## flow/run.sh

```bash
#!/bin/bash
# the make line also repeats each setting of config.mk as NAME=value (left out here)
make -C /OpenROAD-flow-scripts/flow DESIGN_CONFIG=/design/flow/config.mk WORK_HOME=/design/flow/orfs CLKGATE_MAP_FILE= finish
```

## flow/config.mk

```make
export PLATFORM = sky130hd
export DESIGN_NAME = top_button_handler
export DESIGN_NICKNAME = top_button_handler
export VERILOG_FILES = /design/flow/design.v
export SDC_FILE = /design/flow/constraint.sdc
export NUM_CORES = 4
export LEC_CHECK = 0
export ABC_AREA = 1
export CAP_MARGIN = 40
export CORE_MARGIN = 2
export CORE_UTILIZATION = 28
export CTS_CLUSTER_DIAMETER = 201
export GPL_ROUTABILITY_DRIVEN = 0
export GPL_TIMING_DRIVEN = 0
export MAX_ROUTING_LAYER = met5
export SETUP_SLACK_MARGIN = 3.39
export SLEW_MARGIN = 20
```

## flow/constraint.sdc

```tcl
create_clock -name core_clock -period 37.0 [get_ports {clk}]
set_input_delay 7.4000 -clock core_clock [delete_from_list [all_inputs] [get_ports {clk}]]
set_output_delay 7.4000 -clock core_clock [all_outputs]
set_load 0.01 [all_outputs]
```

## flow/design.v

```verilog
`timescale 1ns / 1ps
module button_debounce(
    input clk,
    input rst,
    input button_in,
    output reg button_flag
);
    reg [1:0] sync;           
    reg stable_state;         
    reg [19:0] counter;       
    localparam DEBOUNCE_TIME = 20'd125;    
    always @(posedge clk or posedge rst) begin
        if (rst) begin
            sync <= 2'b11;
            stable_state <= 1'b1;
            button_flag <= 1'b0;
            counter <= 20'd0;
        end else begin
            sync[1] <= sync[0];
            sync[0] <= button_in;
            if (sync[0] == sync[1]) begin
                if (sync[0] != stable_state) begin
                    if (counter == DEBOUNCE_TIME) begin
                        stable_state <= sync[0];
                        if (stable_state == 1'b0) begin
                            button_flag <= 1'b1;
                        end
                    end else begin
                        counter <= counter + 1;
                    end
                end else begin
                    counter <= 0;
                    button_flag <= 1'b0;
                end
            end else begin
                counter <= 0;
            end
        end
    end
endmodule
`timescale 1ns / 1ps
    module LCD_display(
        input clk,
        input rst,
        input update,               
        input [3:0] sw_p,
        input [127:0] line1,        
        input [127:0] line2,        
        input flag_counter,
        output reg rs,
        output reg rw,
        output reg en,
        output reg [7:0] data
    );
        reg [3:0] state;
        reg [27:0] delay_counter;
        reg [4:0] char_index;  
        localparam INIT        = 4'd0;
        localparam DISPLAY_ON  = 4'd1;
        localparam CLEAR_ON    = 4'd2;
        localparam SET_CURSOR1 = 4'd3;
        localparam WRITE_LINE1 = 4'd4;
        localparam SET_CURSOR2 = 4'd5;
        localparam WRITE_LINE2 = 4'd6;
        localparam IDLE        = 4'd7;
        localparam CHECK_UPDATE = 4'd8;  
        always @(posedge clk or posedge rst) begin
            if (rst) begin
                rs <= 0; rw <= 0; en <= 0;
                data <= 8'b0;
                state <= INIT;
                delay_counter <= 0;
                char_index <= 0;
            end else begin
                delay_counter <= delay_counter + 1;
                case (state)
                    INIT: begin
                        if (delay_counter <= 5) begin
                            en <= 1; rs <= 0; rw <= 0; data <= 8'b00111000;  
                        end else if (delay_counter < 10) begin
                            en <= 0;
                        end else begin
                            delay_counter <= 0;
                            state <= DISPLAY_ON;
                        end
                    end
                    DISPLAY_ON: begin
                        if (delay_counter <= 5) begin
                            en <= 1; rs <= 0; rw <= 0; data <= 8'b00001100;  
                        end else if (delay_counter < 10) begin
                            en <= 0;
                        end else begin
                            delay_counter <= 0;
                            state <= CLEAR_ON;
                        end
                    end
                    CLEAR_ON: begin
                        if (delay_counter <= 5) begin
                            en <= 1; rs <= 0; rw <= 0; data <= 8'b00000001;  
                        end else if (delay_counter < 10) begin
                            en <= 0;
                        end else begin
                            delay_counter <= 0;
                            state <= SET_CURSOR1;
                        end
                    end
                    SET_CURSOR1: begin
                        if (delay_counter <= 5) begin
                            en <= 1; rs <= 0; rw <= 0; data <= 8'b10000000;  
                        end else if (delay_counter < 10) begin
                            en <= 0;
                        end else begin
                            delay_counter <= 0;
                            state <= WRITE_LINE1;
                        end
                    end
                    WRITE_LINE1: begin
                        if (char_index < 16) begin
                            if (delay_counter <= 5) begin
                                en <= 1; rs <= 1; rw <= 0; data <= (line1 >> (8 * (15 - char_index))) & 8'hFF;  
                            end else if (delay_counter < 10) begin
                                en <= 0;
                            end else begin
                                delay_counter <= 0;
                                char_index <= char_index + 1;
                            end
                        end else begin
                            delay_counter <= 0;
                            char_index <= 0;
                            state <= SET_CURSOR2;
                        end
                    end
                    SET_CURSOR2: begin
                        if (delay_counter <= 5) begin
                            en <= 1; rs <= 0; rw <= 0; data <= 8'b11000000;  
                        end else if (delay_counter < 10) begin
                            en <= 0;
                        end else begin
                            delay_counter <= 0;
                            state <= WRITE_LINE2;
                        end
                    end
                    WRITE_LINE2: begin
                        if (char_index < 16) begin
                            if (delay_counter <= 5) begin
                                en <= 1; rs <= 1; rw <= 0; data <= (line2 >> (8 * (15 - char_index))) & 8'hFF;  
                            end else if (delay_counter < 10) begin
                                en <= 0;
                            end else begin
                                delay_counter <= 0;
                                char_index <= char_index + 1;
                            end
                        end else begin
                            delay_counter <= 0;
                            char_index <= 0;
                            state <= IDLE;
                        end
                    end
                    IDLE: begin
                        en <= 0;
                        if (update || sw_p[0] || sw_p[1] || sw_p[2] || sw_p[3]) begin
                            state <= CHECK_UPDATE;
                            delay_counter <= 0;
                        end
                        else if (!update || !sw_p[0] || !sw_p[2] || !sw_p[3]) begin
                            state <= CHECK_UPDATE;
                            delay_counter <= 0;
                        end
                    end
                    CHECK_UPDATE: begin
                       if(delay_counter >= 1250) begin
                         state <= CLEAR_ON;
                         delay_counter <= 0;
                        end
                    end
                endcase
            end
        end
    endmodule
`timescale 1ns / 1ps
module top_button_handler(
    input wire clk,
    input wire rst,
    input wire [3:0] btn,                
    input wire [3:0] sw_p,               
    input wire sw_au,                    
    input wire update_money,
    output reg [3:0] seg_0_data,         
    output reg [3:0] seg_1_data,         
    output reg [3:0] seg_2_data,         
    output reg [3:0] seg_3_data,          
    output wire rs, rw, en,
    output reg [3:0] led,
    output wire [7:0] data
);
    localparam SHOW_TIME = 62500;        
    localparam SHOW_STEP = 12500;        
    reg [7:0] product_count_ready[4:0];  
    reg [7:0] money;                
    reg [7:0] price[4:0];               
    reg [7:0] price_to_pay;                
    reg [7:0] unit;                
    reg [7:0] dozen;                
    reg [7:0] product_count_current;       
    reg [7:0] selected_product;            
    reg [3:0] flag_led;
    integer i;                           
    reg [127:0] lcd_line1;               
    reg [127:0] lcd_line2;                
    reg [31:0] counter;
    reg [1:0] flag_counter;
    reg [7:0] count_down;
    reg [7:0] pcc_n;                     
    reg [7:0] ptp_n;                     
    reg [7:0] unit_n;
    reg [7:0] dozen_n;
    reg [7:0] pcr_n;                     
    wire btn0_flag, btn1_flag, btn2_flag, btn3_flag;
    button_debounce db0 (.clk(clk), .rst(rst), .button_in(btn[0]), .button_flag(btn0_flag));
    button_debounce db1 (.clk(clk), .rst(rst), .button_in(btn[1]), .button_flag(btn1_flag));
    button_debounce db2 (.clk(clk), .rst(rst), .button_in(btn[2]), .button_flag(btn2_flag));
    button_debounce db3 (.clk(clk), .rst(rst), .button_in(btn[3]), .button_flag(btn3_flag));
    LCD_display lcd_inst (
        .clk(clk),
        .rst(rst),
        .line1(lcd_line1),
        .line2(lcd_line2),
        .rs(rs),
        .rw(rw),
        .en(en),
        .data(data),
        .update(sw_au),
        .sw_p(sw_p),
        .flag_counter(flag_counter[0])
    );
    always @(posedge clk) begin
        case (sw_p)
            4'b0001: begin
                selected_product <= 8'd0;  
                flag_led <= 4'b0001;
            end
            4'b0010: begin
                selected_product <= 8'd1;  
                flag_led <= 4'b0010;
            end
            4'b0100: begin
                selected_product <= 8'd2;  
                flag_led <= 4'b0100;
            end
            4'b1000: begin
                selected_product <= 8'd3;  
                flag_led <= 4'b1000;
            end
            4'b0000: begin
                selected_product <= 8'd4;
                flag_led <= 4'b0000;
            end
            default: begin
                selected_product <= 8'd5;  
                flag_led <= 4'b0000;
            end
        endcase
    end
    always @(posedge clk or posedge rst) begin
        if (rst) begin
            money <= 8'd0;
            price[0] <= 8'd0;  
            price[1] <= 8'd0;  
            price[2] <= 8'd0;  
            price[3] <= 8'd0;  
            price[4] <= 8'd0;  
            counter <= 32'd0;
            flag_counter <= 2'd0;
            product_count_current <= 8'd0;
            price_to_pay <= 8'd0;
            count_down <= 8'd0;
            unit <= 8'd0;
            dozen <= 8'd0;
            for (i = 0; i <= 4; i = i + 1) begin
                product_count_ready[i] <= 8'd0;  
            end
            lcd_line1 <= 128'd0;
            lcd_line2 <= 128'd0;
            seg_0_data <= 4'd0;
            seg_1_data <= 4'd0;
            seg_2_data <= 4'd0;
            seg_3_data <= 4'd0;
            led <= 4'd0;
            pcc_n = 8'd0;
            ptp_n = 8'd0;
            unit_n = 8'd0;
            dozen_n = 8'd0;
            pcr_n = 8'd0;
        end else begin
            pcc_n = product_count_current;
            ptp_n = price_to_pay;
            unit_n = unit;
            dozen_n = dozen;
            pcr_n = 8'd0;
            seg_0_data <= money % 10;
            seg_1_data <= (money / 10) % 10;
            seg_2_data <= (money / 100) % 10;
            seg_3_data <= (money / 1000) % 10;
            if (sw_au == 0) begin
                if (selected_product != 4 && selected_product != 5) begin
                    pcr_n = product_count_ready[selected_product];
                    if(flag_counter == 1) begin
                         lcd_line1 <= {8'h20, 8'h20, 8'h20, 8'h20, 8'h53, 8'h55, 8'h43, 8'h43, 8'h45, 8'h53, 8'h53, 8'h21, 8'h20, 8'h20, 8'h20, 8'h20};
                         lcd_line2 <= {8'h20, 8'h20, 8'h20, 8'h20, 8'h20, 8'h20, 8'h20, 8'h36 - count_down, 8'h20, 8'h20, 8'h20, 8'h20, 8'h20, 8'h20, 8'h20, 8'h20};
                         if(counter < SHOW_TIME) begin
                            if (counter % SHOW_STEP == 0) begin
                                count_down <= count_down + 1;
                                if (led != 4'b0000)
                                    led <= 4'b0000;
                                else led <= flag_led;
                            end
                            counter <= counter + 1;
                         end else begin
                            counter <= 0;
                            flag_counter <= 0;
                            count_down <= 0;
                            led <= 4'b0000;
                         end
                    end else if (flag_counter == 2) begin
                        lcd_line1 <= {8'h4E, 8'h4F, 8'h54, 8'h20, 8'h45, 8'h4E, 8'h4F, 8'h55, 8'h47, 8'h48, 8'h20, 8'h4D, 8'h4F, 8'h4E, 8'h45, 8'h59};
                        lcd_line2 <= {8'h20, 8'h20, 8'h20, 8'h20, 8'h20, 8'h20, 8'h20, 8'h36 - count_down, 8'h20, 8'h20, 8'h20, 8'h20, 8'h20, 8'h20, 8'h20, 8'h20};
                        if(counter < SHOW_TIME) begin
                             if (counter % SHOW_STEP == 0)
                               count_down <= count_down + 1;
                            counter <= counter + 1;
                         end else begin
                            counter <= 0;
                            flag_counter <= 0;
                            count_down <= 0;
                         end
                       end
                    if (btn0_flag) begin
                        if (pcc_n < 9 && pcc_n < pcr_n)
                            pcc_n = pcc_n + 1;
                        ptp_n = price[selected_product] * pcc_n;
                        unit_n = ptp_n % 10;
                        dozen_n = ptp_n / 10;
                    end
                    if (btn1_flag) begin
                        if (pcc_n > 0)
                            pcc_n = pcc_n - 1;
                        ptp_n = price[selected_product] * pcc_n;
                        unit_n = ptp_n % 10;
                        dozen_n = ptp_n / 10;
                    end
                    if (btn2_flag && pcr_n > 0) begin
                         if (money >= ptp_n && pcc_n > 0) begin
                             money <= money - ptp_n;
                             pcr_n = pcr_n - pcc_n;
                             product_count_ready[selected_product] <= pcr_n;
                             pcc_n = 0;
                             ptp_n = 0;
                             unit_n = 0;
                             dozen_n = 0;
                             flag_counter <= 1;
                         end
                         else if (pcc_n > 0) flag_counter <= 2;
                    end
                    if (flag_counter == 0) begin
                        lcd_line1 <= {8'h52, 8'h65, 8'h61, 8'h64, 8'h79, 8'h3A, 8'h30 + pcr_n,   
                                     8'h20, 8'h50, 8'h72, 8'h69, 8'h63, 8'h65, 8'h3A, 8'h30 + price[selected_product], 8'h20};   
                        if (ptp_n < 10) begin
                            lcd_line2 <= {8'h43, 8'h6F, 8'h75, 8'h6E, 8'h74, 8'h3A, 8'h30 + pcc_n,   
                                        8'h20, 8'h50, 8'h72, 8'h69, 8'h63, 8'h65, 8'h3A, 8'h30 + ptp_n, 8'h20};   
                        end
                        else begin
                            lcd_line2 <= {8'h43, 8'h6F, 8'h75, 8'h6E, 8'h74, 8'h3A, 8'h30 + pcc_n,   
                                        8'h20, 8'h50, 8'h72, 8'h69, 8'h63, 8'h65, 8'h3A, 8'h30 + dozen_n , 8'h30 + unit_n};   
                        end
                    end
                end
                else if(selected_product == 4) begin  
                    if (btn0_flag && money < 9995) money <= money + 5;
                    if (btn1_flag && money < 9990) money <= money + 10;
                    if (btn2_flag) money <= 0;
                    lcd_line1 <= {8'h50, 8'h31, 8'h3A, 8'h30 + price[0], 8'h24, 8'h5F, 8'h30 + product_count_ready[0],  
                                 8'h20, 8'h20,
                                 8'h50, 8'h32, 8'h3A, 8'h30 + price[1], 8'h24, 8'h5F, 8'h30 + product_count_ready[1]};   
                    lcd_line2 <= {8'h50, 8'h33, 8'h3A, 8'h30 + price[2], 8'h24, 8'h5F, 8'h30 + product_count_ready[2],  
                                 8'h20, 8'h20,
                                 8'h50, 8'h34, 8'h3A, 8'h30 + price[3], 8'h24, 8'h5F, 8'h30 + product_count_ready[3]};   
                end
                else if(selected_product == 5) begin  
                    lcd_line1 <= {8'h4F, 8'h4E, 8'h4C, 8'h59, 8'h5F, 8'h31, 8'h5F, 8'h53, 8'h57, 8'h49, 8'h54, 8'h43, 8'h48, 8'h5F, 8'h4F, 8'h4E};
                    lcd_line2 <= {8'h20, 8'h20, 8'h20, 8'h20, 8'h20, 8'h20, 8'h20,
                                 8'h20, 8'h20, 8'h20, 8'h20, 8'h20, 8'h20, 8'h20, 8'h20, 8'h20};
                end
            end else begin
                 pcc_n = 8'd0;
                 ptp_n = 8'd0;
                if (selected_product != 4 && selected_product != 5) begin
                    if (btn0_flag) begin
                        if (price[selected_product] < 9)
                            price[selected_product] <= price[selected_product] + 1;
                    end
                    else if (btn1_flag) begin
                         if (price[selected_product] > 1)
                            price[selected_product] <= price[selected_product] - 1;
                    end
                    else if (btn2_flag) begin
                        if (product_count_ready[selected_product] < 9) begin
                            product_count_ready[selected_product] <= product_count_ready[selected_product] + 1;
                        end
                    end
                    else if (btn3_flag) begin
                        price[selected_product] <= 0;
                        product_count_ready[selected_product] <= 0;
                    end
                    lcd_line1 <= {8'h20, 8'h20, 8'h41, 8'h44, 8'h4D, 8'h49, 8'h4E, 8'h20, 8'h4D, 8'h4F, 8'h44, 8'h45, 8'h20, 8'h31 + selected_product, 8'h20, 8'h20};
                    lcd_line2 <= {8'h50, 8'h72, 8'h69, 8'h63, 8'h65, 8'h3A, 8'h30 + price[selected_product], 8'h24,  
                                  8'h20, 8'h20, 8'h20,  
                                  8'h4E, 8'h75, 8'h6D, 8'h3A, 8'h30 + product_count_ready[selected_product]};  
                end
                 else begin
                     lcd_line1 <= {8'h20, 8'h20, 8'h41, 8'h44, 8'h4D, 8'h49, 8'h4E,
                                   8'h20, 8'h4D, 8'h4F, 8'h44, 8'h45, 8'h20, 8'h20, 8'h20, 8'h20};
                     lcd_line2 <= {8'h20, 8'h20, 8'h20, 8'h20, 8'h20, 8'h20, 8'h20,
                                   8'h20, 8'h20, 8'h20, 8'h20, 8'h20, 8'h20, 8'h20, 8'h20, 8'h20};
                 end
            end
            product_count_current <= pcc_n;
            price_to_pay <= ptp_n;
            unit <= unit_n;
            dozen <= dozen_n;
        end
    end
endmodule
```

==> flow_summary.yaml, run 1 <==
# physical design summary
synthesis:
  ff_type: "dfrtp_1"
  syn-cell-area_um2: 38300
  top_logic_kind: "simple AND/OR/NAND/NOR gates"
  most_common_cell: "nand2_1"
  yosys-top-cells-count: "nand2_1, inv_1, nor2_1"
  async_reset_ff_share_pct: 98.5
  yosys.stat.seqShare_pct: 30.9
  synth.distinct_cells: 93
  ys_sh_xor_pct: 4.86
  topCellsByArea: "dfrtp_1, nand2_1, inv_1, nor2_1, o21ai_0"
  synth_adder_area_share_pct: 5.35
  ys_area_um2: 38300
  ys_warn_count: 5
  edf_count: 0
  yosys.area_share.simple_pct: 35.2
  mux_area_share_pct: 0.0523
  yosys.area_share.aoi_pct: 13.5
  synth_area_leader_cell: "dfrtp_1"
  synth_flops: 474
  syn_inst: 5311
  synth_area_per_cell_um2: 7.21
  yosysTopAreaCellShare_pct: 29.6
  synth_stat.cells: 5311
critical_path:
  path_delay_family: "simple AND/OR/NAND/NOR gates"
  worstSetupPathType: "reg2reg"
  end_kind: "flop"
  crit_slowest_cell: "dfrtp_1"
  r2r_slack_ps: 19780
  cp.depth: 138
  crit_fanout: 10
  critical_path.startpoint: "counter[27]"
  worst-r2r-cell-count: 138
  start_kind: "flop"
  critical_path_arrival_ps: 17730
  crit_top_cell: "nand2_4"
  critPathMaxStageDelay_ps: 410
  required_ps: 37510
  reg2reg_to: "led[3]"
  crit_buf_inv: 20
  crit_end: "led[3]"
  rr_startpoint: "counter[27]"
sta:
  fin_hold_ws_ps: 380
  finalHoldViolations: 0
  fin_crit_sh_pct: 46.5
  maxSlewHeadroom_pct: 37.0
  min_period_ps: 17220
  rsz0062_at_grt: "no"
  clock.fmax_ghz: 0.0581
  fin_skew_ps: 88.3
  timing.final.ws_setup_ps: 19780
  fin_tns_setup_ps: 0
  finalSetupViolations: 0
  slew_viol_final: 0
  tightest_slew_ps: 941
place:
  dp_hpwl_um: 88200
  pre_cts_ws_ps: 19680
  placed_cell_area_um2: 41100
  io_buffers: 34
final_layout:
  comb_area_um2: 22600
  fin_area_um2: 43000
  n_fill_cell: 14500
  fin_nets: 5588
  area_growth_syn_to_layout_pct: 12.4
  seq_area_um2: 11800
clock_network:
  root_buffer: "clkbuf_16"
  post-cts-setup-buffers: 0
  cts_buffers: 54
  cts.htree.levels: 2
  cts_resized: 0
  cts.path.max_buffers: 3
  clock_sinks: 474
  cts_tree: "yes"
  ctsHoldBuffers: 0
  worstSkewPairLatency_ps: 690
  clk_pin_slew_worst_paths_ps: 60
run:
  tool_warnings: 57
  cap_viol_max_count: 0
floorplan:
  coreArea_um2: 136000
  dieArea_um2: 140000
  die_h_um: 374
  die_w_um: 374
  fp-utilization_pct: 28.2
  io_pins: 43
  rows: 135
detailed_routing:
  wl_per_cell_um: 15.7
  antenna_cells_inserted: 0
  drt_first_pass_iters: 9
  vias: 35700
  wirelength_um: 114000
  ant_nets: 0
  viasPerCell: 4.92
  drc_errors: 0
  drtIter0Drc: 3474
global_routing:
  grtUsageTotal_pct: 16.0
  antenna_found_initial: 1
  grt_pass1_wl_um: 184000
  grt_pass1_vias: 34000
  grt_max_degree: 104
  grt.overflow.total: 0
min_path:
  hold_start: "db1.sync[0]"
  min_path_type: "reg2reg"
  hold_path_depth: 0
  hold_end: "db1.sync[1]"
status:
  status: "timing/DRC/antenna clean"
[routing by layer]
metal | GRT usage [%] | wire length, um
met5 | 0 | 13
met1 | 21.2 | 50000
met3 | 2.90 | 8510
met2 | 25.6 | 50500
met4 | 6.51 | 5230
[area by class of cell]
| cell class | count | share of cell area [%] |
|---|---|---|
| Sequential cell | 474 | 27.5 |
| Multi-Input combinational cell | 3922 | 52.6 |
| Inverter | 759 | 6.96 |
| Clock buffer | 84 | 3.71 |
| Tap cell | 1781 | 5.18 |
| Clock inverter | 18 | 0.652 |
| Timing Repair Buffer | 55 | 1.37 |
| Buffer | 162 | 2.02 |
[through the flow]
stage | cells | util [%]
floorplan | 5317 | -
global placement | 7132 | 30.1
detailed placement | 7149 | 30.3
CTS | 7251 | 31.7
global route | 7255 | 31.7
finish | 7255 | 31.7
==> run 2, diff against run 1 <==
Settings changed: CAP_MARGIN 40 to 15, CORE_UTILIZATION 28 to 72, CTS_CLUSTER_DIAMETER 201 to 263, GPL_ROUTABILITY_DRIVEN 0 to unset, GPL_TIMING_DRIVEN 0 to unset, MAX_ROUTING_LAYER met5 to met4, SETUP_SLACK_MARGIN 3.39 to 3.47.
Clock period 37.0 ns to 11.7 ns, I/O delays scaled along.
==> flow_summary.yaml, run 2 <==
# physical design summary
synthesis:
  ys_area_um2: 38300
  synth_adder_area_share_pct: 5.35
  topCellsByArea: "dfrtp_1, nand2_1, inv_1, nor2_1, o21ai_0"
  edf_count: 0
  synth_stat.cells: 5311
  yosys.area_share.simple_pct: 35.2
  async_reset_ff_share_pct: 98.5
  top_logic_kind: "simple AND/OR/NAND/NOR gates"
  ys_sh_xor_pct: 4.86
  yosysTopAreaCellShare_pct: 29.6
  mux_area_share_pct: 0.0523
  synth_area_per_cell_um2: 7.21
  ff_type: "dfrtp_1"
  most_common_cell: "nand2_1"
  synth.distinct_cells: 93
  synth_flops: 474
  synth_area_leader_cell: "dfrtp_1"
  yosys.stat.seqShare_pct: 30.9
  syn-cell-area_um2: 38300
  yosys.area_share.aoi_pct: 13.5
  yosys-top-cells-count: "nand2_1, inv_1, nor2_1"
  syn_inst: 5311
  ys_warn_count: 5
status:
  status: "stopped before the end"
  error: "[ERROR DPL-0038] Utilization greater than 100%, impossible to legalize"
  stop_stage: "5_1_grt"
clock_network:
  root_buffer: "clkbuf_16"
  cts.htree.levels: 2
  cts_buffers: 52
  clock_sinks: 474
  cts.path.max_buffers: 3
floorplan:
  fp-utilization_pct: 72.8
  io_pins: 43
  die_w_um: 235
  rows: 84
  die_h_um: 235
  dieArea_um2: 55000
  coreArea_um2: 52600
place:
  dp_hpwl_um: 83300
  io_buffers: 34
  place_inst: 6453
  routabilityCongestion: 1.03
run 2: through the flow:
| step | hold WS [ps] | TNS, ps | instance area, um2 | setup slack, ps |
|---|---|---|---|---|
| after floorplan | 367 | -35400 | 38900 | -2960 |
| after global placement | 365 | -38530 | 43600 | -3210 |
| after detailed placement | 366 | -47010 | 43600 | -3970 |
| after CTS | 380 | -41220 | 49000 | -3450 |
run 2: timing repair:
action / in CTS
pin swaps: 259
resized: 521
hold buffers: 0
gates cloned: 19
setup endpoints to repair: 118
setup buffers: 168
==> run 3, diff against run 2 <==
Settings changed: ABC_AREA 1 to unset, CAP_MARGIN 15 to 20, CORE_ASPECT_RATIO set to 0.75, CORE_MARGIN 2 to 7, CORE_UTILIZATION 72 to 48, CTS_CLUSTER_DIAMETER 263 to unset, CTS_CLUSTER_SIZE set to 71, GPL_ROUTABILITY_DRIVEN set to 0, MAX_ROUTING_LAYER met4 to unset, SETUP_SLACK_MARGIN 3.47 to unset.
Clock period 11.7 ns to 20.5 ns, I/O delays scaled along.
==> flow_summary.yaml, run 3 <==
# physical design summary
status:
  status: "timing/DRC/antenna clean"
clock_network:
  cts.path.max_buffers: 3
  clk_pin_slew_worst_paths_ps: 70
  clock_sinks: 474
  cts.htree.levels: 2
  worstSkewPairLatency_ps: 620
  root_buffer: "clkbuf_16"
  cts_tree: "yes"
  cts_buffers: 51
final_layout:
  fin_util_pct: 53.9
  stdcell_count: 5781
  fin_nets: 4857
  n_fill_cell: 7459
  area_growth_syn_to_layout_pct: 10.9
sta:
  slew_viol_final: 0
  finalSetupViolations: 0
  finalHoldViolations: 0
  tightest_slew_ps: 1040
  maxSlewHeadroom_pct: 28.9
  fin_crit_sh_pct: 94.8
  fin_tns_setup_ps: 0
  min_period_ps: 19440
  timing.final.ws_setup_ps: 1060
  clock.fmax_ghz: 0.0515
  fin_skew_ps: 26.5
critical_path:
  worstSetupPathType: "reg2reg"
  critical_path_arrival_ps: 19960
  start_kind: "flop"
  r2r_slack_ps: 1060
  crit_buf_inv: 6
  reg2reg_to: "led[1]"
  path_delay_family: "AND-OR/OR-AND gates"
  crit_top_cell: "buf_4"
  crit_slowest_cell: "or4_1"
  critical_path.startpoint: "counter[27]"
  critPathMaxStageDelay_ps: 580
  crit_fanout: 11
  worst-r2r-cell-count: 69
  end_kind: "flop"
  crit_end: "led[1]"
  required_ps: 21030
  rr_startpoint: "counter[27]"
  cp.depth: 69
synthesis:
  async_reset_ff_share_pct: 98.5
  synth_stat.cells: 4642
  synth_area_per_cell_um2: 8.24
  yosysTopAreaCellShare_pct: 29.6
  yosys.area_share.simple_pct: 20.7
  ys_sh_xor_pct: 7.75
  syn-cell-area_um2: 38200
  topCellsByArea: "dfrtp_1, nor2_1, nand2_1, xnor2_1, ha_1"
  synth_flops: 474
  top_logic_kind: "AND-OR/OR-AND gates"
  most_common_cell: "nor2_1"
  synth.distinct_cells: 146
  yosys.area_share.aoi_pct: 24.9
  synth_area_leader_cell: "dfrtp_1"
  mux_area_share_pct: 5.48
  yosys-top-cells-count: "nor2_1, nand2_1, dfrtp_1"
  yosys.stat.seqShare_pct: 31.0
  edf_count: 0
  ys_warn_count: 5
  ys_area_um2: 38200
  synth_adder_area_share_pct: 5.73
  syn_inst: 4642
  ff_type: "dfrtp_1"
detailed_routing:
  drtIter0Drc: 3333
  routed.top_layer: "met4"
  viasPerCell: 6.13
  wirelength_um: 114000
  vias: 35500
  drt_first_pass_iters: 7
  wl_met1_um: 55700
  met2_length_um: 47400
  antenna_cells_inserted: 0
  ant_nets: 0
  drc_errors: 0
  route.met3.wl_um: 8380
  wl_per_cell_um: 19.7
floorplan:
  coreArea_um2: 78700
  fp-utilization_pct: 48.6
  die_h_um: 258
  io_pins: 43
  dieArea_um2: 87900
  rows: 89
  die_w_um: 340
min_path:
  hold_path_depth: 0
  hold_end: "product_count_ready[4][0]"
  hold_start: "product_count_ready[4][0]"
  min_path_type: "reg2reg"
place:
  place_inst: 5686
  pre_cts_ws_ps: 361
  dp_hpwl_um: 82600
  io_buffers: 34
global_routing:
  grtUsageTotal_pct: 25.0
  antenna_found_initial: 0
  grt.overflow.total: 0
  grt_pass1_wl_um: 184000
  grt_max_degree: 107
  grt_pass1_vias: 33200
run:
  tool_warnings: 55
  cap_viol_max_count: 0
run 3: what timing repair did:
item | 4_1_cts | 5_1_grt
hold buffers | 0 | 0
hold endpoints to repair | 0 | 0
setup endpoints to repair | 0 | 12
resized | 0 | 26
setup buffers | 0 | 4
run 3: per-stage QoR:
stage	hold WS (ps)	cell area [um2]
6_report	378	42400
5_1_grt	384	42400
4_1_cts	381	42300
3_5_place_dp	367	40600
3_3_place_gp	365	40500
2_1_floorplan	367	38300
run 3: layer usage:
layer / up-vias / GRT usage, %
met3: 143 / 4.34
met5: - / 0
met2: 1103 / 36.6
met1: 17300 / 38.3
met4: 0 / 5.63
li1: 17000 / -
run 3: layout make-up:
cell class                 count  area (um2)  area share (%)
inverter                     179         679            1.60
multi-input combinational   3738       24900            58.6
clock buffer                  75        1480            3.48
sequential                   474       11800            27.9
clock inverter                16         215           0.507
tap                         1046        1310            3.08
timing repair buffer         253        2020            4.77
==> run 4, diff against run 3 <==
Settings changed: ABC_AREA set to 0, CELL_PAD_IN_SITES_GLOBAL_PLACEMENT set to 0, CORE_ASPECT_RATIO 0.75 to 0.83, CORE_MARGIN 7 to 2, CORE_UTILIZATION 48 to 72, CTS_CLUSTER_DIAMETER set to 203, CTS_CLUSTER_SIZE 71 to 24, GPL_TIMING_DRIVEN set to 1, MAX_ROUTING_LAYER set to met5, PLACE_DENSITY set to 0.62, TNS_END_PERCENT set to 90.
Clock period 20.5 ns to 8.6 ns, I/O delays scaled along.
==> flow_summary.yaml, run 4 <==
# physical design summary
global_routing:
  grt.overflow.total: 462
  grtUsageTotal_pct: 86.5
clock_network:
  root_buffer: "clkbuf_16"
  cts.path.max_buffers: 3
  cts_buffers: 23
  clock_sinks: 474
  cts.htree.levels: 1
synthesis:
  ys_area_um2: 38200
  most_common_cell: "nor2_1"
  async_reset_ff_share_pct: 98.5
  yosys.area_share.simple_pct: 20.7
  synth_adder_area_share_pct: 5.73
  edf_count: 0
  syn-cell-area_um2: 38200
  yosys.stat.seqShare_pct: 31.0
  syn_inst: 4642
  ys_warn_count: 5
  yosys.area_share.aoi_pct: 24.9
  yosysTopAreaCellShare_pct: 29.6
  synth.distinct_cells: 146
  top_logic_kind: "AND-OR/OR-AND gates"
  synth_stat.cells: 4642
  mux_area_share_pct: 5.48
  synth_flops: 474
  ff_type: "dfrtp_1"
  synth_area_leader_cell: "dfrtp_1"
  yosys-top-cells-count: "nor2_1, nand2_1, dfrtp_1"
  ys_sh_xor_pct: 7.75
  topCellsByArea: "dfrtp_1, nor2_1, nand2_1, xnor2_1, ha_1"
  synth_area_per_cell_um2: 8.24
status:
  error: "[ERROR GRT-0232] Routing congestion too high. Check the congestion heatmap in the GUI."
  status: "stopped before the end"
  stop_stage: "5_1_grt"
floorplan:
  rows: 76
  coreArea_um2: 52200
  dieArea_um2: 55000
  die_h_um: 214
  die_w_um: 257
  io_pins: 43
  fp-utilization_pct: 73.3
place:
  io_buffers: 34
  placed_cell_area_um2: 46500
  pre_cts_ws_ps: -9240
  dp_hpwl_um: 93900
==> run 4: per-layer routing <==
layer / GRT overflow / track usage [%]
met3: 31 / 75.8
met2: 227 / 97.2
met1: 29 / 86.6
met4: 171 / 87.4
met5: 4 / 55.9
==> run 4: through the flow <==
step,util (%),hold slack (ps),std cells,TNS (ps)
after floorplan,-,367,4648,-166610
after global placement,89.0,366,6067,-197550
after detailed placement,89.0,368,6067,-251980
after CTS,92.9,389,6180,-229450
==> run 4: repair_timing <==
action / in CTS
hold buffers: 0
pin swaps: 88
hold endpoints to repair: 0
cloned: 2
buffers inserted: 69
gates resized: 174
setup endpoints to repair: 118
==> run 5, diff against run 4 <==
Settings changed: ABC_AREA 0 to unset, CELL_PAD_IN_SITES_GLOBAL_PLACEMENT 0 to unset, CORE_ASPECT_RATIO 0.83 to unset, CTS_CLUSTER_DIAMETER 203 to 267, CTS_CLUSTER_SIZE 24 to unset, GPL_ROUTABILITY_DRIVEN 0 to unset, GPL_TIMING_DRIVEN 1 to unset, MAX_ROUTING_LAYER met5 to unset, PLACE_DENSITY 0.62 to 0.92, TNS_END_PERCENT 90 to unset.
Clock period 8.6 ns to 16.9 ns, I/O delays scaled along.
==> flow_summary.yaml, run 5 <==
# physical design summary
synthesis:
  syn-cell-area_um2: 38200
  ys_area_um2: 38200
  mux_area_share_pct: 5.48
  ff_type: "dfrtp_1"
  yosys.stat.seqShare_pct: 31.0
  ys_sh_xor_pct: 7.75
  edf_count: 0
  top_logic_kind: "AND-OR/OR-AND gates"
  ys_warn_count: 5
  yosys-top-cells-count: "nor2_1, nand2_1, dfrtp_1"
  synth_area_per_cell_um2: 8.24
  synth_adder_area_share_pct: 5.73
  yosysTopAreaCellShare_pct: 29.6
  async_reset_ff_share_pct: 98.5
  synth_stat.cells: 4642
  synth_flops: 474
  most_common_cell: "nor2_1"
  topCellsByArea: "dfrtp_1, nor2_1, nand2_1, xnor2_1, ha_1"
  synth_area_leader_cell: "dfrtp_1"
  yosys.area_share.aoi_pct: 24.9
  syn_inst: 4642
  yosys.area_share.simple_pct: 20.7
  synth.distinct_cells: 146
place:
  dp_hpwl_um: 87600
  placed_cell_area_um2: 43700
  io_buffers: 34
  routabilityCongestion: 1.06
floorplan:
  rows: 84
  die_w_um: 234
  dieArea_um2: 55000
  die_h_um: 234
  fp-utilization_pct: 72.8
  coreArea_um2: 52600
  io_pins: 43
status:
  error: "[ERROR GRT-0116] Global routing finished with congestion. Check the congestion regions in the DRC Viewer."
  stop_stage: "5_1_grt"
  status: "stopped before the end"
clock_network:
  clock_sinks: 474
  cts.path.max_buffers: 3
  root_buffer: "clkbuf_16"
  cts.htree.levels: 2
  cts_buffers: 47
global_routing:
  grtUsageTotal_pct: 86.3
  grt.overflow.total: 400
run 5: repair_timing:
item                                    4_1_cts
hold buffers                                  0
endpoints found under the setup margin       14
cloned                                        2
pin swaps                                   158
resized                                     325
buffers inserted                            105
run 5: per-layer routing:
metal / GRT overflow / track usage (%)
met2: 154 / 95.7
met1: 24 / 85.9
met3: 45 / 78.2
met5: 9 / 60.2
met4: 168 / 85.8
run 5: through the flow:
| step | worst slack [ps] | setup TNS [ps] | instances |
|---|---|---|---|
| floorplan | -472 | -3040 | 4648 |
| global placement | -711 | -7780 | 5771 |
| detailed placement | -1380 | -15390 | 5771 |
| CTS | -461 | -4780 | 5959 |
==> run 6, diff against run 5 <==
Settings changed: ABC_AREA set to 0, CAP_MARGIN 20 to 5, CELL_PAD_IN_SITES_DETAIL_PLACEMENT set to 1, CELL_PAD_IN_SITES_GLOBAL_PLACEMENT set to 0, CORE_ASPECT_RATIO set to 0.83, CORE_MARGIN 2 to 3, CORE_UTILIZATION 72 to 31, CTS_CLUSTER_DIAMETER 267 to unset, CTS_CLUSTER_SIZE set to 13, GPL_ROUTABILITY_DRIVEN set to 1, GPL_TIMING_DRIVEN set to 0, HOLD_SLACK_MARGIN set to 0.02, MAX_ROUTING_LAYER set to met4, MIN_ROUTING_LAYER set to met1, PLACE_DENSITY 0.92 to unset, PLACE_DENSITY_LB_ADDON set to 0.13, SETUP_SLACK_MARGIN set to 2.14, TNS_END_PERCENT set to 70.
Clock period 16.9 ns to 32.1 ns, I/O delays scaled along.
==> flow_summary.yaml, run 6 <==
# physical design summary
synthesis:
  mux_area_share_pct: 5.48
  topCellsByArea: "dfrtp_1, nor2_1, nand2_1, xnor2_1, ha_1"
  most_common_cell: "nor2_1"
  yosysTopAreaCellShare_pct: 29.6
  yosys-top-cells-count: "nor2_1, nand2_1, dfrtp_1"
  ff_type: "dfrtp_1"
  ys_area_um2: 38200
  syn_inst: 4642
  synth_adder_area_share_pct: 5.73
  yosys.area_share.simple_pct: 20.7
  synth_area_per_cell_um2: 8.24
  ys_warn_count: 5
  synth.distinct_cells: 146
  async_reset_ff_share_pct: 98.5
  edf_count: 0
  syn-cell-area_um2: 38200
  synth_area_leader_cell: "dfrtp_1"
  yosys.stat.seqShare_pct: 31.0
  ys_sh_xor_pct: 7.75
  yosys.area_share.aoi_pct: 24.9
  synth_stat.cells: 4642
  synth_flops: 474
  top_logic_kind: "AND-OR/OR-AND gates"
floorplan:
  die_h_um: 326
  dieArea_um2: 128000
  die_w_um: 392
  rows: 116
  coreArea_um2: 121000
  io_pins: 43
  fp-utilization_pct: 31.5
clock_network:
  root_buffer: "clkbuf_16"
  worstSkewPairLatency_ps: 640
  cts_buffers: 54
  cts_resized: 0
  post-cts-setup-buffers: 0
  cts.htree.levels: 2
  cts.path.max_buffers: 3
  clk_pin_slew_worst_paths_ps: 60
  cts_tree: "yes"
  ctsHoldBuffers: 0
  clock_sinks: 474
final_layout:
  n_fill_cell: 14400
  fin_util_pct: 35.1
  fin_nets: 4904
  area_growth_syn_to_layout_pct: 11.6
critical_path:
  crit_fanout: 10
  worstSetupPathType: "reg2reg"
  required_ps: 32630
  crit_end: "count_down[4]"
  reg2reg_to: "count_down[4]"
  path_delay_family: "AND-OR/OR-AND gates"
  r2r_slack_ps: 9540
  critical_path_arrival_ps: 23090
  crit_slowest_cell: "a211oi_1"
  critical_path.startpoint: "counter[29]"
  cp.depth: 68
  rr_startpoint: "counter[29]"
  critPathMaxStageDelay_ps: 700
  crit_buf_inv: 6
  end_kind: "flop"
  worst-r2r-cell-count: 68
  start_kind: "flop"
global_routing:
  grt_pass1_wl_um: 220000
  grtUsageTotal_pct: 22.3
  grt_max_degree: 99
  antenna_found_initial: 6
  grt.overflow.total: 0
  grt_pass1_vias: 36000
detailed_routing:
  drt_first_pass_iters: 5
  met2_length_um: 57300
  viasPerCell: 5.69
  drc_errors: 0
  ant_nets: 0
  wl_per_cell_um: 22.2
  wirelength_um: 141000
  wl_met1_um: 72900
  route.met3.wl_um: 8540
  routed.top_layer: "met4"
  vias: 36300
  drtIter0Drc: 2608
place:
  routabilityCongestion: 0.964
  dp_hpwl_um: 108000
  io_buffers: 34
min_path:
  hold_path_depth: 0
  min_path_type: "reg2reg"
  hold_end: "db3.sync[1]"
  hold_start: "db3.sync[0]"
sta:
  fin_tns_setup_ps: 0
  finalSetupViolations: 0
  fin_skew_ps: 35.5
  tightest_slew_ps: 1180
  maxSlewHeadroom_pct: 19.3
  clock.fmax_ghz: 0.0443
  rsz0062_at_grt: "no"
  slew_viol_final: 0
  fin_crit_sh_pct: 70.3
  min_period_ps: 22560
  finalHoldViolations: 0
run:
  cap_viol_max_count: 0
  tool_warnings: 53
status:
  status: "timing/DRC/antenna clean"
run 6: through the flow:
stage	instance area [um2]	worst slack [ps]	cells	hold slack, ps
floorplan	38300	12680	4648	367
global placement	40600	5480	6275	374
detailed placement	40800	9820	6281	375
CTS	42700	9700	6381	384
global route	42700	7400	6384	387
finish	42700	9540	6384	381
run 6: final cells by class:
cell class,count,area [um2],area share (%)
multi-input combinational,3738,24700,57.9
sequential,474,11800,27.7
tap,1593,1990,4.67
clock buffer,83,1640,3.85
buffer,257,1050,2.46
inverter,179,679,1.59
timing repair buffer,40,483,1.13
clock inverter,17,256,0.601
antenna,3,7.51,0.0176
run 6: metal layers:
| metal | track usage (%) | up-vias |
|---|---|---|
| li1 | - | 17100 |
| met5 | - | - |
| met4 | 4.52 | 0 |
| met1 | 33.6 | 18300 |
| met3 | 3.84 | 157 |
| met2 | 30.8 | 845 |
==> run 7, diff against run 6 <==
Settings changed: ABC_AREA 0 to 1, CAP_MARGIN 5 to 20, CELL_PAD_IN_SITES_DETAIL_PLACEMENT 1 to unset, CELL_PAD_IN_SITES_GLOBAL_PLACEMENT 0 to unset, CORE_ASPECT_RATIO 0.83 to unset, CORE_MARGIN 3 to 2, CORE_UTILIZATION 31 to 68, CTS_CLUSTER_DIAMETER set to 263, CTS_CLUSTER_SIZE 13 to unset, GPL_ROUTABILITY_DRIVEN 1 to unset, GPL_TIMING_DRIVEN 0 to unset, HOLD_SLACK_MARGIN 0.02 to unset, MAX_ROUTING_LAYER met4 to unset, MIN_ROUTING_LAYER met1 to unset, PLACE_DENSITY_LB_ADDON 0.13 to unset, SETUP_SLACK_MARGIN 2.14 to unset, TNS_END_PERCENT 70 to unset.
Clock period 32.1 ns to 14.5 ns, I/O delays scaled along.
==> flow_summary.yaml, run 7 <==
# physical design summary
status:
  status: "failed layout checks"
  so_faults: "negative setup slack"
critical_path:
  crit_buf_inv: 18
  reg2reg_to: "count_down[1]"
  critical_path.startpoint: "counter[26]"
  critPathMaxStageDelay_ps: 570
  crit_slowest_cell: "o21ai_1"
  cp.depth: 145
  required_ps: 14980
  critical_path_arrival_ps: 18160
  crit_fanout: 8
  crit_top_cell: "nand2_4"
  start_kind: "flop"
  rr_startpoint: "counter[26]"
  crit_end: "count_down[1]"
  end_kind: "flop"
  r2r_slack_ps: -3190
  worst-r2r-cell-count: 145
  path_delay_family: "simple AND/OR/NAND/NOR gates"
  worstSetupPathType: "reg2reg"
synthesis:
  synth_stat.cells: 5311
  yosys.stat.seqShare_pct: 30.9
  yosys.area_share.aoi_pct: 13.5
  syn-cell-area_um2: 38300
  yosys.area_share.simple_pct: 35.2
  mux_area_share_pct: 0.0523
  most_common_cell: "nand2_1"
  yosys-top-cells-count: "nand2_1, inv_1, nor2_1"
  ys_area_um2: 38300
  ys_sh_xor_pct: 4.86
  async_reset_ff_share_pct: 98.5
  ff_type: "dfrtp_1"
  synth_area_per_cell_um2: 7.21
  ys_warn_count: 5
  synth.distinct_cells: 93
  yosysTopAreaCellShare_pct: 29.6
  top_logic_kind: "simple AND/OR/NAND/NOR gates"
  synth_area_leader_cell: "dfrtp_1"
  topCellsByArea: "dfrtp_1, nand2_1, inv_1, nor2_1, o21ai_0"
  syn_inst: 5311
  synth_flops: 474
  edf_count: 0
  synth_adder_area_share_pct: 5.35
clock_network:
  clock_sinks: 474
  cts.path.max_buffers: 3
  cts.htree.levels: 2
  worstSkewPairLatency_ps: 640
  root_buffer: "clkbuf_16"
  cts_buffers: 52
  cts_tree: "yes"
  ctsHoldBuffers: 0
  clk_pin_slew_worst_paths_ps: 60
sta:
  finalHoldViolations: 0
  rsz0062_at_grt: "yes"
  maxSlewHeadroom_pct: 25.8
  slew_viol_final: 0
  fin_tns_setup_ps: -37730
  fin_skew_ps: 54.8
  min_period_ps: 17690
  fin_crit_sh_pct: 122
  timing.final.ws_setup_ps: -3190
  finalSetupViolations: 12
  tightest_slew_ps: 1110
  clock.fmax_ghz: 0.0565
global_routing:
  grt_pass1_vias: 38300
  grt.overflow.total: 0
  grtUsageTotal_pct: 39.6
  antenna_found_initial: 0
  grt_pass1_wl_um: 188000
  grt_max_degree: 173
final_layout:
  fin_util_pct: 86.1
  fin_nets: 6069
  n_fill_cell: 3079
  area_growth_syn_to_layout_pct: 24.7
detailed_routing:
  wirelength_um: 131000
  drc_errors: 0
  viasPerCell: 6.17
  drtIter0Drc: 4896
  ant_nets: 0
  antenna_cells_inserted: 0
  vias: 41300
  wl_per_cell_um: 19.6
  drt_first_pass_iters: 7
floorplan:
  rows: 86
  die_w_um: 241
  die_h_um: 241
  fp-utilization_pct: 69.1
  dieArea_um2: 58200
  coreArea_um2: 55400
  io_pins: 43
run:
  cap_viol_max_count: 0
  tool_warnings: 60
place:
  io_buffers: 34
  dp_hpwl_um: 76800
  routabilityCongestion: 0.996
  pre_cts_ws_ps: -1240
min_path:
  hold_start: "price[4][6]"
  hold_path_depth: 0
  hold_end: "price[4][6]"
  min_path_type: "reg2reg"
[run 7: stage by stage]
stage | instance area [um2] | std cells | hold WS (ps)
finish | 47700 | 6701 | 379
global route | 47700 | 6701 | 384
CTS | 46500 | 6649 | 379
detailed placement | 43000 | 6470 | 366
global placement | 43000 | 6470 | 365
floorplan | 38500 | 5317 | 367
[run 7: final cells by class]
class / count / area, um2 / share of cell area, %
Multi-Input combinational cell: 3939 / 24600 / 51.6
Sequential cell: 474 / 11800 / 24.8
Timing Repair Buffer: 683 / 5490 / 11.5
Inverter: 759 / 3030 / 6.35
Clock buffer: 75 / 1490 / 3.12
Tap cell: 748 / 936 / 1.96
Clock inverter: 23 / 324 / 0.679
[run 7: metal layers]
metal | wire length (um) | part of all wire, % | vias to the layer above | global-route usage [%]
met1 | 47900 | 37 | 19300 | 49.7
met3 | 12900 | 9.9 | 859 | 6.42
met2 | 61000 | 47 | 2721 | 66.7
met5 | 0 | 0 | - | 0
met4 | 9230 | 7.0 | 0 | 19.7
li1 | - | - | 18500 | -
[run 7: timing repair]
action	4_1_cts	5_1_grt
endpoints found under the hold margin	0	0
buffers inserted	64	51
pin swaps	81	112
gates resized	241	207
endpoints found under the setup margin	12	25
gates cloned	17	1
==> run 8, diff against run 7 <==
Settings changed: ABC_AREA 1 to 0, CELL_PAD_IN_SITES_GLOBAL_PLACEMENT set to 0, CORE_ASPECT_RATIO set to 0.83, CORE_MARGIN 2 to 3, CORE_UTILIZATION 68 to 62, CTS_CLUSTER_DIAMETER 263 to unset, GPL_ROUTABILITY_DRIVEN set to 0, GPL_TIMING_DRIVEN set to 1, MAX_ROUTING_LAYER set to met5, TNS_END_PERCENT set to 90.
Clock period 14.5 ns to 17.5 ns, I/O delays scaled along.
==> flow_summary.yaml, run 8 <==
# physical design summary
critical_path:
  end_kind: "flop"
  crit_buf_inv: 17
  crit_fanout: 8
  critPathMaxStageDelay_ps: 530
  worstSetupPathType: "reg2reg"
  worst-r2r-cell-count: 79
  critical_path.startpoint: "counter[29]"
  required_ps: 17960
  cp.depth: 79
  critical_path_arrival_ps: 18570
  crit_slowest_cell: "a2111o_1"
  start_kind: "flop"
  reg2reg_to: "count_down[4]"
  crit_top_cell: "buf_4"
  rr_startpoint: "counter[29]"
  path_delay_family: "AND-OR/OR-AND gates"
  r2r_slack_ps: -610
  crit_end: "count_down[4]"
sta:
  timing.final.ws_setup_ps: -610
  slew_viol_final: 0
  rsz0062_at_grt: "yes"
  finalSetupViolations: 12
  fin_skew_ps: 42.2
  min_period_ps: 18110
  clock.fmax_ghz: 0.0552
  maxSlewHeadroom_pct: 22.0
  finalHoldViolations: 0
  tightest_slew_ps: 1170
  fin_crit_sh_pct: 103
synthesis:
  edf_count: 0
  mux_area_share_pct: 5.48
  synth_area_per_cell_um2: 8.24
  ys_warn_count: 5
  ys_sh_xor_pct: 7.75
  synth_area_leader_cell: "dfrtp_1"
  synth.distinct_cells: 146
  synth_flops: 474
  yosys.area_share.simple_pct: 20.7
  top_logic_kind: "AND-OR/OR-AND gates"
  synth_adder_area_share_pct: 5.73
  most_common_cell: "nor2_1"
  synth_stat.cells: 4642
  yosysTopAreaCellShare_pct: 29.6
  async_reset_ff_share_pct: 98.5
  ys_area_um2: 38200
  syn-cell-area_um2: 38200
  ff_type: "dfrtp_1"
  yosys.area_share.aoi_pct: 24.9
  yosys.stat.seqShare_pct: 31.0
  syn_inst: 4642
  topCellsByArea: "dfrtp_1, nor2_1, nand2_1, xnor2_1, ha_1"
  yosys-top-cells-count: "nor2_1, nand2_1, dfrtp_1"
floorplan:
  dieArea_um2: 64700
  die_w_um: 279
  die_h_um: 232
  rows: 82
  io_pins: 43
  coreArea_um2: 60700
  fp-utilization_pct: 63.0
global_routing:
  grtUsageTotal_pct: 35.1
  antenna_found_initial: 2
  grt.overflow.total: 0
  grt_pass1_wl_um: 189000
  grt_max_degree: 193
  grt_pass1_vias: 35900
detailed_routing:
  drc_errors: 0
  drtIter0Drc: 4076
  wl_per_cell_um: 19.6
  viasPerCell: 6.36
  ant_nets: 0
  vias: 38700
  drt_first_pass_iters: 6
  wirelength_um: 119000
min_path:
  hold_end: "db2.sync[1]"
  min_path_type: "reg2reg"
  hold_start: "db2.sync[0]"
  hold_path_depth: 0
final_layout:
  n_fill_cell: 4245
  fin_area_um2: 48100
  fin_nets: 5400
  fin_util_pct: 79.1
  area_growth_syn_to_layout_pct: 25.7
clock_network:
  cts_tree: "yes"
  ctsHoldBuffers: 0
  cts.path.max_buffers: 3
  cts.htree.levels: 2
  clk_pin_slew_worst_paths_ps: 70
  worstSkewPairLatency_ps: 630
  root_buffer: "clkbuf_16"
  cts_buffers: 50
  clock_sinks: 474
run:
  tool_warnings: 58
  cap_viol_max_count: 0
place:
  pre_cts_ws_ps: -856
  dp_hpwl_um: 83100
  io_buffers: 34
  placed_cell_area_um2: 43800
status:
  so_faults: "negative setup slack"
  status: "failed layout checks"
[run 8: cell type report]
class                           count  area [um2]  area share [%]
Clock buffer                       67        1400            2.90
Antenna cell                        1        2.50         0.00521
Timing Repair Buffer              797        6280            13.1
Sequential cell                   474       11800            24.6
Tap cell                          798         998            2.08
Inverter                          179         679            1.41
Clock inverter                     26         364           0.758
Multi-Input combinational cell   3738       26500            55.1
[run 8: per-stage QoR]
stage / std cells / hold WS, ps / TNS (ps)
finish: 6080 / 378 / -5990
global route: 6080 / 388 / -13810
CTS: 6033 / 379 / 0
detailed placement: 5886 / 368 / -9190
global placement: 5886 / 365 / -5540
floorplan: 4648 / 367 / 0
[run 8: layer usage]
layer | part of all wire (%) | global-route usage, % | vias up
met5 | 0.0084 | 0 | -
met4 | 2.6 | 9.01 | 2
met3 | 8.8 | 5.84 | 247
met1 | 44 | 51.5 | 18600
li1 | - | - | 18100
met2 | 45 | 54.0 | 1753
[run 8: what timing repair did]
action | 4_1_cts | 5_1_grt
pin swaps | 96 | 122
cloned | 1 | 0
buffers inserted | 53 | 45
resized | 135 | 206
endpoints found under the setup margin | 12 | 12
==> run 9, diff against run 8 <==
Settings changed: CORE_MARGIN 3 to 2, CORE_UTILIZATION 62 to 72, CTS_CLUSTER_SIZE set to 24, PLACE_DENSITY set to 0.64, SLEW_MARGIN 20 to 40.
Clock period 17.5 ns to 8.98 ns, I/O delays scaled along.
==> flow_summary.yaml, run 9 <==
# physical design summary
floorplan:
  io_pins: 43
  coreArea_um2: 52200
  die_h_um: 214
  dieArea_um2: 55000
  rows: 76
  die_w_um: 257
  fp-utilization_pct: 73.3
place:
  dp_hpwl_um: 92000
  io_buffers: 34
  pre_cts_ws_ps: -9020
synthesis:
  synth_adder_area_share_pct: 5.73
  syn_inst: 4642
  ys_sh_xor_pct: 7.75
  yosysTopAreaCellShare_pct: 29.6
  top_logic_kind: "AND-OR/OR-AND gates"
  ff_type: "dfrtp_1"
  synth_area_per_cell_um2: 8.24
  synth_flops: 474
  synth_area_leader_cell: "dfrtp_1"
  yosys.area_share.simple_pct: 20.7
  most_common_cell: "nor2_1"
  synth_stat.cells: 4642
  ys_warn_count: 5
  edf_count: 0
  yosys.area_share.aoi_pct: 24.9
  async_reset_ff_share_pct: 98.5
  yosys-top-cells-count: "nor2_1, nand2_1, dfrtp_1"
  yosys.stat.seqShare_pct: 31.0
  ys_area_um2: 38200
  synth.distinct_cells: 146
  syn-cell-area_um2: 38200
  mux_area_share_pct: 5.48
  topCellsByArea: "dfrtp_1, nor2_1, nand2_1, xnor2_1, ha_1"
clock_network:
  cts.htree.levels: 2
  clock_sinks: 474
  ctsHoldBuffers: 0
  cts.path.max_buffers: 3
  root_buffer: "clkbuf_16"
  cts_buffers: 47
status:
  error: "[ERROR GRT-0232] Routing congestion too high. Check the congestion heatmap in the GUI."
  status: "stopped before the end"
  stop_stage: "5_1_grt"
global_routing:
  grtUsageTotal_pct: 88.7
  grt.overflow.total: 508
## run 9: per-layer routing
| metal | global-route usage (%) | GRT overflow |
|---|---|---|
| met1 | 88.3 | 19 |
| met2 | 98.7 | 255 |
| met3 | 79.9 | 27 |
| met4 | 91.4 | 200 |
| met5 | 49.6 | 7 |
## run 9: through the flow
stage / std cells / setup TNS [ps] / hold WS [ps] / instance area (um2)
floorplan: 4648 / -130230 / 367 / 39400
global placement: 6022 / -153710 / 367 / 46100
detailed placement: 6025 / -220230 / 369 / 46200
CTS: 6211 / -167350 / 387 / 50200
## run 9: what timing repair did
action / 4_1_cts
setup buffers: 100
endpoints found under the setup margin: 118
pin swaps: 187
cloned: 2
resized: 328
==> run 10, diff against run 9 <==
Settings changed: ABC_AREA 0 to unset, CELL_PAD_IN_SITES_GLOBAL_PLACEMENT 0 to 1, CORE_ASPECT_RATIO 0.83 to unset, CORE_UTILIZATION 72 to 17, CTS_CLUSTER_SIZE 24 to unset, GPL_TIMING_DRIVEN 1 to unset, MAX_ROUTING_LAYER met5 to unset, PLACE_DENSITY 0.64 to unset, PLACE_DENSITY_LB_ADDON set to 0.03, SETUP_SLACK_MARGIN set to -1.98, SLEW_MARGIN 40 to 20, TNS_END_PERCENT 90 to 25.
Clock period 8.98 ns to 28.0 ns, I/O delays scaled along.
==> flow_summary.yaml, run 10 <==
# physical design summary
status:
  status: "timing/DRC/antenna clean"
synthesis:
  ys_warn_count: 5
  yosys.area_share.simple_pct: 20.7
  syn-cell-area_um2: 38200
  synth.distinct_cells: 146
  mux_area_share_pct: 5.48
  yosys-top-cells-count: "nor2_1, nand2_1, dfrtp_1"
  synth_area_leader_cell: "dfrtp_1"
  synth_stat.cells: 4642
  synth_adder_area_share_pct: 5.73
  synth_flops: 474
  ys_area_um2: 38200
  top_logic_kind: "AND-OR/OR-AND gates"
  ff_type: "dfrtp_1"
  edf_count: 0
  yosysTopAreaCellShare_pct: 29.6
  ys_sh_xor_pct: 7.75
  async_reset_ff_share_pct: 98.5
  most_common_cell: "nor2_1"
  syn_inst: 4642
  yosys.stat.seqShare_pct: 31.0
  yosys.area_share.aoi_pct: 24.9
  synth_area_per_cell_um2: 8.24
  topCellsByArea: "dfrtp_1, nor2_1, nand2_1, xnor2_1, ha_1"
global_routing:
  grt_pass1_wl_um: 251000
  grt_max_degree: 126
  grtUsageTotal_pct: 14.3
  grt.overflow.total: 0
  antenna_found_initial: 7
  grt_pass1_vias: 35500
floorplan:
  fp-utilization_pct: 17.1
  dieArea_um2: 229000
  rows: 174
  coreArea_um2: 224000
  die_w_um: 478
  io_pins: 43
  die_h_um: 478
critical_path:
  crit_fanout: 15
  crit_end: "led[0]"
  cp.depth: 64
  start_kind: "flop"
  required_ps: 28600
  end_kind: "flop"
  worstSetupPathType: "reg2reg"
  crit_buf_inv: 1
  rr_startpoint: "counter[24]"
  reg2reg_to: "led[0]"
  r2r_slack_ps: 3060
  crit_slowest_cell: "a211oi_2"
  critPathMaxStageDelay_ps: 790
  critical_path.startpoint: "counter[24]"
  critical_path_arrival_ps: 25540
  path_delay_family: "AND-OR/OR-AND gates"
  worst-r2r-cell-count: 64
min_path:
  min_path_type: "reg2reg"
  hold_end: "price[4][2]"
  hold_path_depth: 0
  hold_start: "price[4][2]"
sta:
  fin_crit_sh_pct: 89.1
  finalSetupViolations: 0
  tightest_slew_ps: 1030
  fin_skew_ps: 37.2
  clock.fmax_ghz: 0.0401
  slew_viol_final: 0
  maxSlewHeadroom_pct: 31.1
  finalHoldViolations: 0
  rsz0062_at_grt: "no"
  min_period_ps: 24940
  fin_tns_setup_ps: 0
place:
  place_inst: 7514
  io_buffers: 34
  dp_hpwl_um: 121000
clock_network:
  post-cts-setup-buffers: 0
  cts.htree.levels: 3
  clock_sinks: 474
  cts_tree: "yes"
  ctsHoldBuffers: 0
  cts.path.max_buffers: 3
  root_buffer: "clkbuf_16"
  cts_buffers: 69
  worstSkewPairLatency_ps: 690
  cts_resized: 0
  clk_pin_slew_worst_paths_ps: 60
detailed_routing:
  wl_per_cell_um: 21.7
  drt_first_pass_iters: 5
  wirelength_um: 166000
  drtIter0Drc: 1782
  drc_errors: 0
  viasPerCell: 4.49
  vias: 34300
  ant_nets: 0
final_layout:
  area_growth_syn_to_layout_pct: 15.9
  fin_util_pct: 19.8
  fin_nets: 4754
  stdcell_count: 7644
  n_fill_cell: 25200
run:
  tool_warnings: 55
  cap_viol_max_count: 0
## run 10: metrics by stage
step | hold WS (ps) | setup WS, ps | instance area, um2
after CTS | 380 | 2870 | 44300
after global placement | 367 | 2650 | 42100
after floorplan | 367 | 9400 | 38300
final | 375 | 3060 | 44300
after detailed placement | 368 | 2990 | 42100
after global routing | 388 | 827 | 44300
## run 10: layout make-up
| class | count | area, um2 | share of cell area, % |
|---|---|---|---|
| antenna | 4 | 10.0 | 0.0226 |
| clock buffer | 106 | 1960 | 4.41 |
| clock inverter | 19 | 211 | 0.477 |
| inverter | 179 | 679 | 1.53 |
| multi-input combinational | 3738 | 24800 | 55.9 |
| sequential | 474 | 11800 | 26.7 |
| tap | 2992 | 3740 | 8.45 |
| timing repair buffer | 132 | 1100 | 2.47 |
## run 10: per-layer routing
metal  wire length (um)  share of wire (%)  track usage (%)
met4               2180                1.3             2.37
met5                  0                  0                0
met2              75700                 46             23.1
met1              84800                 51             20.8
met3               3460                2.1             1.55
==> run 11, diff against run 10 <==
Settings changed: ABC_AREA set to 1, CELL_PAD_IN_SITES_GLOBAL_PLACEMENT 1 to unset, CORE_UTILIZATION 17 to 68, GPL_ROUTABILITY_DRIVEN 0 to unset, PLACE_DENSITY_LB_ADDON 0.03 to unset, SETUP_SLACK_MARGIN -1.98 to unset, TNS_END_PERCENT 25 to unset.
Clock period 28.0 ns to 15.2 ns, I/O delays scaled along.
==> flow_summary.yaml, run 11 <==
# physical design summary
synthesis:
  syn_inst: 5311
  syn-cell-area_um2: 38300
  ys_area_um2: 38300
  synth.distinct_cells: 93
  ys_sh_xor_pct: 4.86
  synth_flops: 474
  synth_stat.cells: 5311
  yosys.area_share.aoi_pct: 13.5
  yosys.area_share.simple_pct: 35.2
  async_reset_ff_share_pct: 98.5
  edf_count: 0
  ff_type: "dfrtp_1"
  synth_adder_area_share_pct: 5.35
  topCellsByArea: "dfrtp_1, nand2_1, inv_1, nor2_1, o21ai_0"
  yosysTopAreaCellShare_pct: 29.6
  synth_area_leader_cell: "dfrtp_1"
  yosys.stat.seqShare_pct: 30.9
  yosys-top-cells-count: "nand2_1, inv_1, nor2_1"
  most_common_cell: "nand2_1"
  mux_area_share_pct: 0.0523
  top_logic_kind: "simple AND/OR/NAND/NOR gates"
  synth_area_per_cell_um2: 7.21
  ys_warn_count: 5
floorplan:
  rows: 86
  io_pins: 43
  die_w_um: 241
  fp-utilization_pct: 69.1
  dieArea_um2: 58200
  coreArea_um2: 55400
  die_h_um: 241
place:
  routabilityCongestion: 0.973
  place_inst: 6458
  dp_hpwl_um: 77500
  io_buffers: 34
  placed_cell_area_um2: 42700
status:
  status: "stopped before the end"
  stop_stage: "5_1_grt"
clock_network:
  clock_sinks: 474
  cts_buffers: 52
  cts.htree.levels: 2
  cts.path.max_buffers: 3
  root_buffer: "clkbuf_16"
==> run 11: timing repair <==
action | in CTS
setup endpoints to repair | 12
pin swaps | 128
buffers inserted | 89
resized | 256
cloned | 11
hold buffers | 0
==> run 11: metrics by stage <==
stage | utilization [%] | worst slack, ps | TNS [ps]
3_3_place_gp | 77.1 | -221 | -2470
4_1_cts | 83.8 | -24.3 | -94.4
3_5_place_dp | 77.1 | -569 | -6660
2_1_floorplan | - | 472 | 0
